## run A
// Topmodule
module Topmodule(
    input wire Clk,
    input wire Data,
    input wire Reset,
    input wire En,
    output reg Out
    );
Settings: LEC_CHECK=0, CAP_MARGIN=20, CORE_MARGIN=2, CORE_UTILIZATION=40, CTS_CLUSTER_SIZE=100, GPL_TIMING_DRIVEN=0, MAX_ROUTING_LAYER=met4, PLACE_DENSITY_LB_ADDON=0.08, SETUP_SLACK_MARGIN=1.5, SLEW_MARGIN=20, TNS_END_PERCENT=65; clock period 11.4 ns.
run.sh (not shown) runs the stock make flow with config.mk's settings and CLKGATE_MAP_FILE=.
Here is what was changed in the inputs of run B compared with run A.
- clearing MAX_ROUTING_LAYER, which used to be met4
- clearing PLACE_DENSITY_LB_ADDON, which used to be 0.08
- clearing CTS_CLUSTER_SIZE, which used to be 100
- swapping 40 for 72 in CORE_UTILIZATION
- putting ABC_AREA at 1 where nothing was set
- clearing GPL_TIMING_DRIVEN, which used to be 0
- clearing SETUP_SLACK_MARGIN, which used to be 1.5
- clearing TNS_END_PERCENT, which used to be 65
- swapping 11.4 for 10.2 in the clock period (ns, I/O delays scaled along)
==> comparison <==
Run A → run B: portion of the clock cycle consumed by the worst path in the final layout rose 10 points; fraction of power spent switching nets lower; switching power summed over all nets moved up; timing-limited maximum frequency went down by about 0.6%; share of cell area taken by muxes after synthesis dropped 8.2 points.
Setup changes, run B to run C
- swapping 72 for 40 in CORE_UTILIZATION
- clearing ABC_AREA, which used to be 1
- swapping 10.2 for 11.2 in the clock period (ns, I/O delays scaled along)
Results
Having completed the whole flow, run C delivered a layout that passed the timing, design-rule and antenna checks. Having completed the whole flow, run B delivered a layout that passed the timing, design-rule and antenna checks. Run B → run C: number of nets at the end of the flow lower; overall power consumption moved down. Against run B, run C comes in about 20% lower on number of standard cells after synthesis.


Starting RTL as in the previous note.
## Topmodule
module Topmodule(
    input wire Clk,
    input wire Data,
    input wire Reset,
    input wire En,
    output reg Out
    );
Settings: LEC_CHECK=0, CAP_MARGIN=15, CORE_MARGIN=2, CORE_UTILIZATION=72, CTS_CLUSTER_DIAMETER=95, CTS_CLUSTER_SIZE=17, GPL_ROUTABILITY_DRIVEN=0, HOLD_SLACK_MARGIN=-0.07, SETUP_SLACK_MARGIN=0.68, SLEW_MARGIN=20; clock period 7.74 ns.
The first run completed and failed the layout checks on negative setup slack.
Next try:
Settings changed: ABC_AREA set to 1, CAP_MARGIN 15 to 20, CTS_CLUSTER_DIAMETER 95 to unset, CTS_CLUSTER_SIZE 17 to 97, GPL_ROUTABILITY_DRIVEN 0 to unset, HOLD_SLACK_MARGIN -0.07 to unset, PLACE_DENSITY set to 0.43, SETUP_SLACK_MARGIN 0.68 to unset.
Clock period 7.74 ns to 6.21 ns, I/O delays scaled along.
Outcome: The new run completed, yet does not pass: negative setup slack. Synthesized cell count grows by 24%. Non-clock buffer count grows by 12. Utilization grows by 1.9 points. Critical path depth grows by 14. Routed wire length grows by 9.9%. Die area grows by 2.9%. Worst setup slack degrades by 0.99 ns. Cell count grows by 24%. Sequential share of layout area shrinks by 1.9 points.
Next try:
Settings changed: CAP_MARGIN 20 to 0, CTS_CLUSTER_SIZE 97 to 16, SETUP_SLACK_MARGIN set to 1.65.
The changed run finished with negative setup slack left.
Final cell count grows by 0.55%.
Worst setup slack got worse by 0.32 ns.
Design area grows by 1.4%.
Wire length grows by 1.6%.
Synthesized cell count does not change.
Synthesized area stays the same.
Flip-flop count does not change.
Die area does not change.
Sequential power barely changes.
Non-clock buffer count grows by 38.
Next try:
Settings changed: ABC_AREA 1 to unset, CORE_ASPECT_RATIO set to 1.39, CTS_CLUSTER_DIAMETER set to 333, CTS_CLUSTER_SIZE 16 to 10, HOLD_SLACK_MARGIN set to 0.29, PLACE_DENSITY 0.43 to 0.39, SETUP_SLACK_MARGIN 1.65 to 0.46, TNS_END_PERCENT set to 10.
The changed run finished but fails on negative setup slack. Cell area decreases by a few percent. Count of clock-buffer cells in the layout decreases by 29. Total power decreases by a few percent. Register-to-register slack is better by 0.21 ns. Routed wire length decreases by a little under a tenth. Die size decreases by a few percent. Critical path depth decreases by 15.


Topmodule again, from the RTL that the note above started with.
==> flow/design.v (excerpt) <==
module Topmodule(
    input wire Clk,
    input wire Data,
    input wire Reset,
    input wire En,
    output reg Out
    );
make LEC_CHECK=0 CAP_MARGIN=15 CELL_PAD_IN_SITES_GLOBAL_PLACEMENT=0 CORE_ASPECT_RATIO=0.92 CORE_MARGIN=2 CORE_UTILIZATION=72 CTS_CLUSTER_DIAMETER=172 HOLD_SLACK_MARGIN=-0.08 PLACE_DENSITY=0.63 SETUP_SLACK_MARGIN=2.08 SLEW_MARGIN=20 finish   # period 8.12 ns
The starting point completed, yet does not pass: negative setup slack.
Change:
ABC_AREA = 1   (was default)
CORE_ASPECT_RATIO = default   (was 0.92)
HOLD_SLACK_MARGIN = 0.04   (was -0.08)
SETUP_SLACK_MARGIN = -0.38   (was 2.08)
clock period = 6.7 ns   (was 8.12 ns; I/O delays follow)
The new run finished but failed the layout checks on negative setup slack; final area goes up by 2.4%; worst setup slack is worse by 1.2 ns; register-to-register slack is worse by 1.2 ns; first-iteration DRC count goes up by 26%; synthesized cell count goes up by 24%; wire length goes up by 5.6%; sequential power goes up by 21%.
Change:
ABC_AREA = default   (was 1)
CTS_CLUSTER_DIAMETER = 338   (was 172)
HOLD_SLACK_MARGIN = -0.07   (was 0.04)
SETUP_SLACK_MARGIN = 0.42   (was -0.38)
clock period = 8.12 ns   (was 6.7 ns; I/O delays follow)
Outcome: The changed run produced a layout that fails on negative setup slack; total power shrinks by 19%; worst hold slack improved by 0.013 ns; cell count shrinks by 18%; synthesized cell count shrinks by 19%; maximum frequency grows by 1.1%; count of clock-buffer cells in the layout grows by 2; synthesized area shrinks by 2.9%; via count shrinks by 12%; worst setup slack improved by 1.5 ns.


Setup of P:
Topmodule again, from the RTL that the note above started with.
export LEC_CHECK = 0
export CAP_MARGIN = 40
export CELL_PAD_IN_SITES_GLOBAL_PLACEMENT = 0
export CORE_MARGIN = 2
export CORE_UTILIZATION = 70
export CTS_CLUSTER_DIAMETER = 172
export HOLD_SLACK_MARGIN = 0.04
export PLACE_DENSITY = 0.36
export SETUP_SLACK_MARGIN = -0.6
export SLEW_MARGIN = 20
create_clock -name core_clock -period 8.33 [get_ports {Clk}]
From the logs: P reached the end of the flow and failed the layout checks with negative setup slack.
Here is what was changed in the inputs of Q compared with P.
- CORE_UTILIZATION now 17, was 70
- SETUP_SLACK_MARGIN no longer set, was -0.6
- CTS_CLUSTER_DIAMETER no longer set, was 172
- CELL_PAD_IN_SITES_GLOBAL_PLACEMENT no longer set, was 0
- HOLD_SLACK_MARGIN no longer set, was 0.04
- PLACE_DENSITY no longer set, was 0.36
- CAP_MARGIN now 20, was 40
- the clock period (ns, I/O delays scaled along) now 11.2, was 8.33
### Flow results
Re worst-case hold slack: P was higher than Q.
Taking P as the reference, in Q detailed-routed wire length on met3 decreased by about 30% relative to the old numbers; total power draw moved down.
Q reached the end of the flow, and the finished layout is clean on the timing, design-rule and antenna checks.
For R, these inputs were changed with respect to Q:
- an added SETUP_SLACK_MARGIN of 1.5
- a change of CORE_UTILIZATION from 17 to 40
- an added MAX_ROUTING_LAYER of met4
- an added GPL_TIMING_DRIVEN of 0
- an added TNS_END_PERCENT of 65
- a change of the clock period (ns, I/O delays scaled along) from 11.2 to 8.69
[summary]
- R finished all stages; layout check result: FAIL, due to negative setup slack.
- When the final numbers for R and Q were put side by side, the final cell count turned out to be greater in Q.
- [compare] base=Q new=R: H-tree level count flat; max-slew headroom at the worst pin went down by 1.8 points; count of cells resized by post-cts repair higher; number of search-and-repair iterations in the first detailed-routing pass higher.
- R vs Q — critical path depth climbed by a little under 10%


Topmodule again, from the RTL that the note above started with.
Design Topmodule, start of the top module:
module Topmodule(
    input wire Clk,
    input wire Data,
    input wire Reset,
    input wire En,
    output reg Out
    );
clock: 8.12 ns
lec_check: 0
cap_margin: 15
cell_pad_in_sites_global_placement: 0
core_margin: 2
core_utilization: 72
cts_cluster_diameter: 172
hold_slack_margin: 0.04
place_density: 0.63
setup_slack_margin: 0.42
slew_margin: 20
The starting point finished with negative setup slack left.
Change:
- CAP_MARGIN: 15 -> 40
- CORE_UTILIZATION: 72 -> 70
- PLACE_DENSITY: 0.63 -> 0.36
- SETUP_SLACK_MARGIN: 0.42 -> -0.78
- clock period: 8.12 -> 8.33 ns (I/O delays scaled with it)
The new run finished but fails on negative setup slack.
Utilization came out lower by 2.0 points.
Routed wire length came out higher by about 1.5%.
Sequential share of layout area came out lower by 0.34 points.
Change:
- ABC_AREA: not set -> 1
- CAP_MARGIN: 40 -> 20
- CELL_PAD_IN_SITES_GLOBAL_PLACEMENT: 0 -> not set
- CORE_UTILIZATION: 70 -> 69
- CTS_CLUSTER_DIAMETER: 172 -> not set
- HOLD_SLACK_MARGIN: 0.04 -> not set
- PLACE_DENSITY: 0.36 -> not set
- SETUP_SLACK_MARGIN: -0.78 -> not set
- clock period: 8.33 -> 17.6 ns (I/O delays scaled with it)
After rerunning: The changed run ran to the end with no violations. Synthesized area climbs by 3.0%. Critical path depth climbs by 13. Final cell count climbs by 20%.
Change:
- ABC_AREA: 1 -> not set
- CORE_UTILIZATION: 69 -> 40
- SETUP_SLACK_MARGIN: not set -> 0.91
- clock period: 17.6 -> 11.2 ns (I/O delays scaled with it)
Effect: The changed run completed with no timing, DRC or antenna violations. Global-route usage goes down by 14 points. Wire length goes down slightly. Total power goes up by well over a third. Final cell count goes down by roughly a tenth. Via count goes down by roughly a tenth. Die area goes up by well over a third. Setup slack degrades by 5000 ps. Sequential power goes up by well over a third.


## nickel
Starting RTL as in the previous note.
## Topmodule
module Topmodule(
    input wire Clk,
    input wire Data,
    input wire Reset,
    input wire En,
    output reg Out
    );
	 wire Out_scrambler;
	 wire Out_descrambler;
	 wire Out_convendcoder;
	 wire Out_viterbi;
	 wire Out_interleaver;
	 wire Out_deinterleaver;
	 reg [9:0] counter;
	 Scrambler_control Scrambler (
    .Clk(Clk), 
    .MAC_Data(Data), 
    .Reset(Reset), 
    .En(En), 
    .Out(Out_scrambler)
    );
	 convencoder_control convendcoder (
    .Clk(Clk), 
    .Reset(Reset), 
    .En(En), 
    .Data(Out_scrambler), 
    .kout(Out_convendcoder)
    );
	 control_interleaver interleaved (
    .Clk(Clk), 
    .Reset(Reset), 
    .En(En), 
    .Data(Out_convendcoder), 
    .Out(Out_interleaver)
    );
	 control_deinterleaver deinterleaved (
    .Clk(Clk), 
    .Reset(Reset), 
    .En(En), 
    .Data(Out_interleaver), 
    .Out(Out_deinterleaver) 
    );
	 viterbicontrol vit (
    .Data(Out_deinterleaver), 
    .Clk(Clk), 
    .En(En), 
    .Reset(Reset), 
    .Out(Out_viterbi)
    );
	 Descrambler_control Descrambler (
    .Clk(Clk),  
  ...
Settings: LEC_CHECK=0, ABC_AREA=1, CAP_MARGIN=20, CELL_PAD_IN_SITES_DETAIL_PLACEMENT=1, CELL_PAD_IN_SITES_GLOBAL_PLACEMENT=3, CORE_ASPECT_RATIO=1.38, CORE_MARGIN=6, CORE_UTILIZATION=59, CTS_CLUSTER_DIAMETER=272, GPL_ROUTABILITY_DRIVEN=0, PLACE_DENSITY_LB_ADDON=0.03, SETUP_SLACK_MARGIN=2.42, SLEW_MARGIN=30; clock period 12.2 ns.
FAIL nickel @ global placement without I/O: tool exited with error
#### Input delta (delta over nickel)
# nickel
export LEC_CHECK = 0
export ABC_AREA = 1
export CAP_MARGIN = 20
export CELL_PAD_IN_SITES_DETAIL_PLACEMENT = 1
export CELL_PAD_IN_SITES_GLOBAL_PLACEMENT = 3
export CORE_ASPECT_RATIO = 1.38
export CORE_MARGIN = 6
export CORE_UTILIZATION = 59
export CTS_CLUSTER_DIAMETER = 272
export GPL_ROUTABILITY_DRIVEN = 0
export PLACE_DENSITY_LB_ADDON = 0.03
export SETUP_SLACK_MARGIN = 2.42
export SLEW_MARGIN = 30
create_clock -name core_clock -period 12.2 [get_ports {Clk}]
# delta
export LEC_CHECK = 0
export CAP_MARGIN = 20
export CORE_MARGIN = 2
export CORE_UTILIZATION = 40
export SLEW_MARGIN = 20
create_clock -name core_clock -period 12.0 [get_ports {Clk}]
## What came out
delta was carried through to the last stage, and its layout satisfied the timing, design-rule and antenna checks. Full die area: lower on nickel. delta: Yosys chip area about 3% below nickel. Against nickel, synthesized area in delta fell by a few percent.
Setup changes, delta to onyx
# delta
export LEC_CHECK = 0
export CAP_MARGIN = 20
export CORE_MARGIN = 2
export CORE_UTILIZATION = 40
export SLEW_MARGIN = 20
create_clock -name core_clock -period 12.0 [get_ports {Clk}]
# onyx
export LEC_CHECK = 0
export CAP_MARGIN = 15
export CORE_MARGIN = 2
export CORE_UTILIZATION = 72
export CTS_CLUSTER_DIAMETER = 278
export SETUP_SLACK_MARGIN = 1.92
export SLEW_MARGIN = 20
create_clock -name core_clock -period 7.63 [get_ports {Clk}]
==> results <==
onyx had finished all stages when the layout checks came back failing, citing setup timing. Fraction of power consumed by sequential logic in onyx vs delta: up 3.8 points. The post-route minimum period in onyx was lower than what delta gave. In onyx relative to delta, pin count of the biggest net entering global routing had gone up by more than 10%. Per the comparison of onyx with delta, setup slack of the critical path after layout now sits lower, via count shows an increase of 1,734, number of ordinary and repair buffers in the finished layout now sits higher, routability congestion estimate picked up an extra 7.5%.
The following lists how quartz was set up differently from onyx:
# onyx
export LEC_CHECK = 0
export CAP_MARGIN = 15
export CORE_MARGIN = 2
export CORE_UTILIZATION = 72
export CTS_CLUSTER_DIAMETER = 278
export SETUP_SLACK_MARGIN = 1.92
export SLEW_MARGIN = 20
create_clock -name core_clock -period 7.63 [get_ports {Clk}]
# quartz
export LEC_CHECK = 0
export ABC_AREA = 1
export CAP_MARGIN = 20
export CORE_MARGIN = 2
export CORE_UTILIZATION = 69
export CTS_CLUSTER_DIAMETER = 394
export SLEW_MARGIN = 20
create_clock -name core_clock -period 8.68 [get_ports {Clk}]
Notes after the runs:
- Note that the filler-free cell count of the finished design recorded for onyx amounts to 0.820 times the value seen in quartz.
- Global routing usage on met3 delta for quartz relative to onyx: 0.79 points lower
- Compared onyx against quartz; fraction of area in clock buffers and inverters within noise.
- Core utilization of the finished layout ended up 4.1 points lower on quartz than on onyx.
- The flow completed for quartz, but it is not clean: the layout still shows setup timing.
- The max-capacitance violation count on quartz is in line with that on onyx.
- Compared to onyx, quartz has depth of the worst hold-timing path 1 higher.
- When quartz is set beside onyx, its cell area after layout turns out to be about 2.6% larger.


## old
Starting RTL as in the previous note.
Design Topmodule, start of the top module:
module Topmodule(
    input wire Clk,
    input wire Data,
    input wire Reset,
    input wire En,
    output reg Out
    );
clock: 8.33 ns
lec_check: 0
cap_margin: 40
cell_pad_in_sites_global_placement: 0
core_margin: 2
core_utilization: 69
cts_cluster_diameter: 172
hold_slack_margin: 0.04
place_density: 0.63
setup_slack_margin: 0.42
slew_margin: 20
[flow] old | stages: complete | final checks: fail | reason: negative setup slack
Relative to old, the following input files were edited for new:
Settings: putting CTS_CLUSTER_SIZE at 17 where nothing was set; swapping 40 for 10 in CAP_MARGIN; swapping 69 for 72 in CORE_UTILIZATION; swapping 172 for 379 in CTS_CLUSTER_DIAMETER; swapping 0.42 for 2.42 in SETUP_SLACK_MARGIN; swapping 0.63 for 0.35 in PLACE_DENSITY.
==> results <==
- The final report for new shows a completed flow and a layout that fails verification, specifically negative setup slack.
- From old to new, depth of the worst hold-timing path did not move at all.
- Compare old and new | worst setup skew after layout lower: new
- Per the comparison of new with old, total vias in the final route decreased by 135 relative to the old numbers; filler cell count saw a decrease.
- A highest signal layer in the routed design of met4 is what new shows, while met5 belongs to old.


Starting RTL as in the previous note.
==> flow/design.v (excerpt) <==
module Topmodule(
    input wire Clk,
    input wire Data,
    input wire Reset,
    input wire En,
    output reg Out
    );
==> flow/config.mk <==
export PLATFORM = sky130hd
export DESIGN_NAME = Topmodule
export DESIGN_NICKNAME = Topmodule
export VERILOG_FILES = /design/flow/design.v
export SDC_FILE = /design/flow/constraint.sdc
export NUM_CORES = 4
export LEC_CHECK = 0
export CAP_MARGIN = 20
export CELL_PAD_IN_SITES_DETAIL_PLACEMENT = 1
export CORE_MARGIN = 2
export CORE_UTILIZATION = 42
export CTS_CLUSTER_DIAMETER = 22
export CTS_CLUSTER_SIZE = 32
export GPL_ROUTABILITY_DRIVEN = 1
export GPL_TIMING_DRIVEN = 1
export MIN_ROUTING_LAYER = met2
export PLACE_DENSITY = 0.36
export SETUP_SLACK_MARGIN = -0.85
export SLEW_MARGIN = 10
==> flow/constraint.sdc <==
create_clock -name core_clock -period 8.95 [get_ports {Clk}]
set_input_delay 1.7900 -clock core_clock [delete_from_list [all_inputs] [get_ports {Clk}]]
set_output_delay 1.7900 -clock core_clock [all_outputs]
set_load 0.01 [all_outputs]
The starting point finished with setup timing left.
Next try:
Settings changed: CAP_MARGIN 20 to 15, CELL_PAD_IN_SITES_DETAIL_PLACEMENT 1 to default, CORE_UTILIZATION 42 to 70, CTS_CLUSTER_DIAMETER 22 to default, CTS_CLUSTER_SIZE 32 to default, GPL_ROUTABILITY_DRIVEN 1 to default, GPL_TIMING_DRIVEN 1 to default, MIN_ROUTING_LAYER met2 to default, PLACE_DENSITY 0.36 to default, SETUP_SLACK_MARGIN -0.85 to 1.92, SLEW_MARGIN 10 to 20.
Clock period 8.95 ns to 7.74 ns, I/O delays scaled along.
- The new run finished but fails on setup timing
- maximum frequency is higher by 3.7%
- clock skew decreases by 31 ps
- hold slack improved by 4.1 ps
- first-iteration DRC count falls by 53%
- setup slack is worse by 870 ps
- wire length fell by 23%
- clock-buffer cell count went down by 389
- synthesized cell count does not change
Next try:
Settings changed: CAP_MARGIN 15 to 40, CELL_PAD_IN_SITES_GLOBAL_PLACEMENT from default to 0, CTS_CLUSTER_DIAMETER from default to 172, HOLD_SLACK_MARGIN from default to 0.04, PLACE_DENSITY from default to 0.36, SETUP_SLACK_MARGIN 1.92 to 2.17.
Clock period 7.74 ns to 8.33 ns, I/O delays scaled along.
Outcome: The new run completed and failed the layout checks on setup timing; wire length barely changes; core utilization is higher by 0.21 points; sequential power is lower by 6.9%.
Next try:
Settings changed: CELL_PAD_IN_SITES_GLOBAL_PLACEMENT 0 to 2, CORE_UTILIZATION 70 to 37, SETUP_SLACK_MARGIN 2.17 to -0.66.
Outcome: The changed run finished but fails on setup timing; wire length is higher by 19%; sequential cell count stays the same; global-route usage went down by 13 points; synthesized cell count stays the same; total power rises by 5.4%; die area climbs by about 90%; cell area came out higher by 2.6%.
Power figures rest on the tool's default switching activity, not on a simulated workload.
